job 8335:
==> flow/design.v (excerpt) <==
module Cinema(input [17:0]SW, input clk, input rst, output reg [17:0]LEDR , input [3:0]KEY, output [7:0]HEX0,
			  output [7:0]HEX4, output [7:0]HEX5, output [7:0]HEX6, output [7:0]HEX7, output [7:0]HEX1, output [7:0]HEX2, output [7:0]HEX3);
integer filmeEscolhido;  
integer filme;  
integer horarioEscolhido;  
integer horario;  
integer assentoEscolhido;  
reg [17:0] assento11;  
reg [17:0] assento12;  
reg [17:0] assento21;  
reg [17:0] assento22;  
integer valorInserido;  
integer valor;  
integer pago;  
integer quantidadeDeIngresso;  
integer trocoFeito;  
integer troco;  
wire [7:0]F = 4'hF;  
wire [7:0]H = 4'hC;  
reg [7:0]dFilme;  
reg [7:0]dHorario;  
reg [7:0]display1;  
reg [7:0]display2;  
reg [7:0]display3;  
reg [7:0]display4;  
integer bouncing;  
integer bouncing2;  
integer i;  
integer pagoAgora;  
always@(posedge clk) begin
  if (rst) begin  
    filmeEscolhido <= 0; filme <= 0; horarioEscolhido <= 0; horario <= 0; assentoEscolhido <= 0;
    assento11 <= 0; assento12 <= 0; assento21 <= 0; assento22 <= 0;
    valorInserido <= 0; valor <= 0; pago <= 0; quantidadeDeIngresso <= 0; trocoFeito <= 0; troco <= 0;
    dFilme <= 0; dHorario <= 0; display1 <= 0; display2 <= 0; display3 <= 0; display4 <= 0;
    bouncing <= 0; LEDR <= 0;
  end else begin
    if(!filmeEscolhido && bouncing == 0) begin  
		troco = 0;
        if(KEY == 4'b1110) begin  
            filme = 1;  
            filmeEscolhido = 1;  
            dFilme = 4'h1;  
            bouncing = 1;  
        end
        if(KEY == 4'b1101) begin  
            filme = 2;  
            filmeEscolhido = 1;  
            dFilme = 4'h2;  
        end
    end
    if(!horarioEscolhido && filmeEscolhido == 1) begin  
  ...
For scale: roughly 2,300 cells after synthesis, roughly 190 flip-flops, roughly 110 I/O pins, ~18,000 um2 of cells after synthesis.
==> flow/config.mk <==
export PLATFORM = sky130hd
export DESIGN_NAME = Cinema
export DESIGN_NICKNAME = Cinema
export VERILOG_FILES = /design/flow/design.v
export SDC_FILE = /design/flow/constraint.sdc
export NUM_CORES = 4
export LEC_CHECK = 0
export ABC_AREA = 0
export CAP_MARGIN = 0
export CELL_PAD_IN_SITES_GLOBAL_PLACEMENT = 3
export CORE_MARGIN = 10
export CORE_UTILIZATION = 26
export CTS_CLUSTER_DIAMETER = 134
export GPL_ROUTABILITY_DRIVEN = 0
export MAX_ROUTING_LAYER = met4
export MIN_ROUTING_LAYER = met2
export PLACE_DENSITY_LB_ADDON = 0.24
export SLEW_MARGIN = 20
export TNS_END_PERCENT = 40
==> flow/constraint.sdc <==
create_clock -name core_clock -period 19.9 [get_ports {clk}]
set_input_delay 3.9800 -clock core_clock [delete_from_list [all_inputs] [get_ports {clk}]]
set_output_delay 3.9800 -clock core_clock [all_outputs]
set_load 0.01 [all_outputs]
run.sh (not shown) runs the stock make flow with config.mk's settings and CLKGATE_MAP_FILE=.
Job 8335 ran to completion and came out clean on the timing, design-rule and antenna checks.
Modified inputs, job 5930 compared to job 8335
- SETUP_SLACK_MARGIN now 3.4, previously not set
- CORE_MARGIN now 2, was 10
- CORE_ASPECT_RATIO now 1.31, previously not set
- HOLD_SLACK_MARGIN now 0.03, previously not set
- PLACE_DENSITY_LB_ADDON no longer set, was 0.24
- TNS_END_PERCENT now 95, was 40
- CELL_PAD_IN_SITES_GLOBAL_PLACEMENT now 1, was 3
- the clock period (ns, I/O delays scaled along) now 13.6, was 19.9
Completing all stages was not enough for job 5930: its layout failed the final checks because of negative setup slack. Relative to job 8335, synthesis-to-finish area growth has increased by 12 points in job 5930. Looking at aggregate negative setup slack, job 5930 sits 110.37 ns below job 8335. The higher final core utilization of job 5930 and job 8335 is in job 5930. Compared with job 8335, job 5930 shows a higher power after layout.
[inputs] job 3401 vs job 5930
- GPL_ROUTABILITY_DRIVEN: 0 -> unset
- ABC_AREA: 0 -> 1
- CORE_ASPECT_RATIO: 1.31 -> unset
- SETUP_SLACK_MARGIN: 3.4 -> unset
- CORE_MARGIN: 2 -> 10
- HOLD_SLACK_MARGIN: 0.03 -> unset
- PLACE_DENSITY_LB_ADDON: unset -> 0.24
- TNS_END_PERCENT: 95 -> 40
- MIN_ROUTING_LAYER: met2 -> unset
- CELL_PAD_IN_SITES_GLOBAL_PLACEMENT: 1 -> 3
- the clock period (ns, I/O delays scaled along): 13.6 -> 19.9
Findings:
Global-route wire length before repair: lower on job 3401
Job 3401 vs job 5930 on largest net degree at the start of global routing: job 3401 is the higher one.
Total global-route track usage down 11 points in job 3401 wrt job 5930
Run comparison: job 3401 worst-path cell with the longest stage delay sky130_fd_sc_hd__clkdlybuf4s50_1; job 5930 worst-path cell with the longest stage delay sky130_fd_sc_hd__fa_1
Job 5930 → job 3401: footprint of the multi-input gates fell about 14%, cell count rose 62.
Job 3401: all stages complete, timing, DRC and antenna checks passed
Internal power contribution for job 3401: about 80% down relative to job 5930
Job 3401 vs job 5930: minimum setup slack in the final design up in job 3401
Power in job 3401 is about 80% below job 5930.
[inputs] job 7030 vs job 3401
- CORE_UTILIZATION changed from 26 to 61
- PLACE_DENSITY_LB_ADDON removed (was 0.24)
- CELL_PAD_IN_SITES_GLOBAL_PLACEMENT changed from 3 to 1
- PLACE_DENSITY newly set to 0.35
- CORE_MARGIN changed from 10 to 7
- CTS_CLUSTER_DIAMETER changed from 134 to 247
- MAX_ROUTING_LAYER changed from met4 to met5
- CORE_ASPECT_RATIO newly set to 0.5
- CTS_CLUSTER_SIZE newly set to 98
- TNS_END_PERCENT changed from 40 to 10
Results
From job 3401 to job 7030, number of sequential cells in the layout did not move at all.
On area growth from synthesis to final layout: job 7030 sits below job 3401.
Looking only at sequential share of layout area, and setting everything else aside, the higher value of job 3401 and job 7030 goes to job 7030.
On number of non-clock inverters, job 7030 tracks job 3401 almost exactly.
[job 7030 vs job 3401] total power draw: lower in job 7030
diff inputs: job 7030 => job 3390
- removing CORE_ASPECT_RATIO (formerly 0.5)
- changing CELL_PAD_IN_SITES_GLOBAL_PLACEMENT from 1 to 3
- removing PLACE_DENSITY (formerly 0.35)
- removing CTS_CLUSTER_SIZE (formerly 98)
- changing ABC_AREA from 1 to 0
- changing CORE_UTILIZATION from 61 to 26
- setting PLACE_DENSITY_LB_ADDON to 0.24 for the first time
- changing TNS_END_PERCENT from 10 to 80
- removing CTS_CLUSTER_DIAMETER (formerly 247)
[summary]
- Looking at global-route wire length before repair, job 3390 sits about 24% higher than job 7030 does.
- Going from job 7030 to job 3390, buffering stage count on the worst path with inverters included shrinks by 6.
- Compared to job 7030, the routing of job 3390 uses more wire.
- The higher area after synthesis of job 3390 and job 7030 is in job 3390.
- Looking at synthesized instance count, job 3390 sits 9.7% below job 7030.
- Per the comparison of job 3390 with job 7030, layout overhead on the synthesized area went up, clock network fraction of design power saw a decrease, proportion of synthesized flip-flops having asynchronous set or reset held steady, sequential share of cell area decreased by 1.2 points relative to the old numbers.
- Comparing maximum achievable frequency for job 3390 and job 7030, the smaller number came from job 3390.
- The cell count in job 3390 is 1.08 times that in job 7030.
- Job 3390 ended with every stage complete and zero timing, DRC or antenna violations.
No activity file was given, so power comes from the tool's default toggle rates.
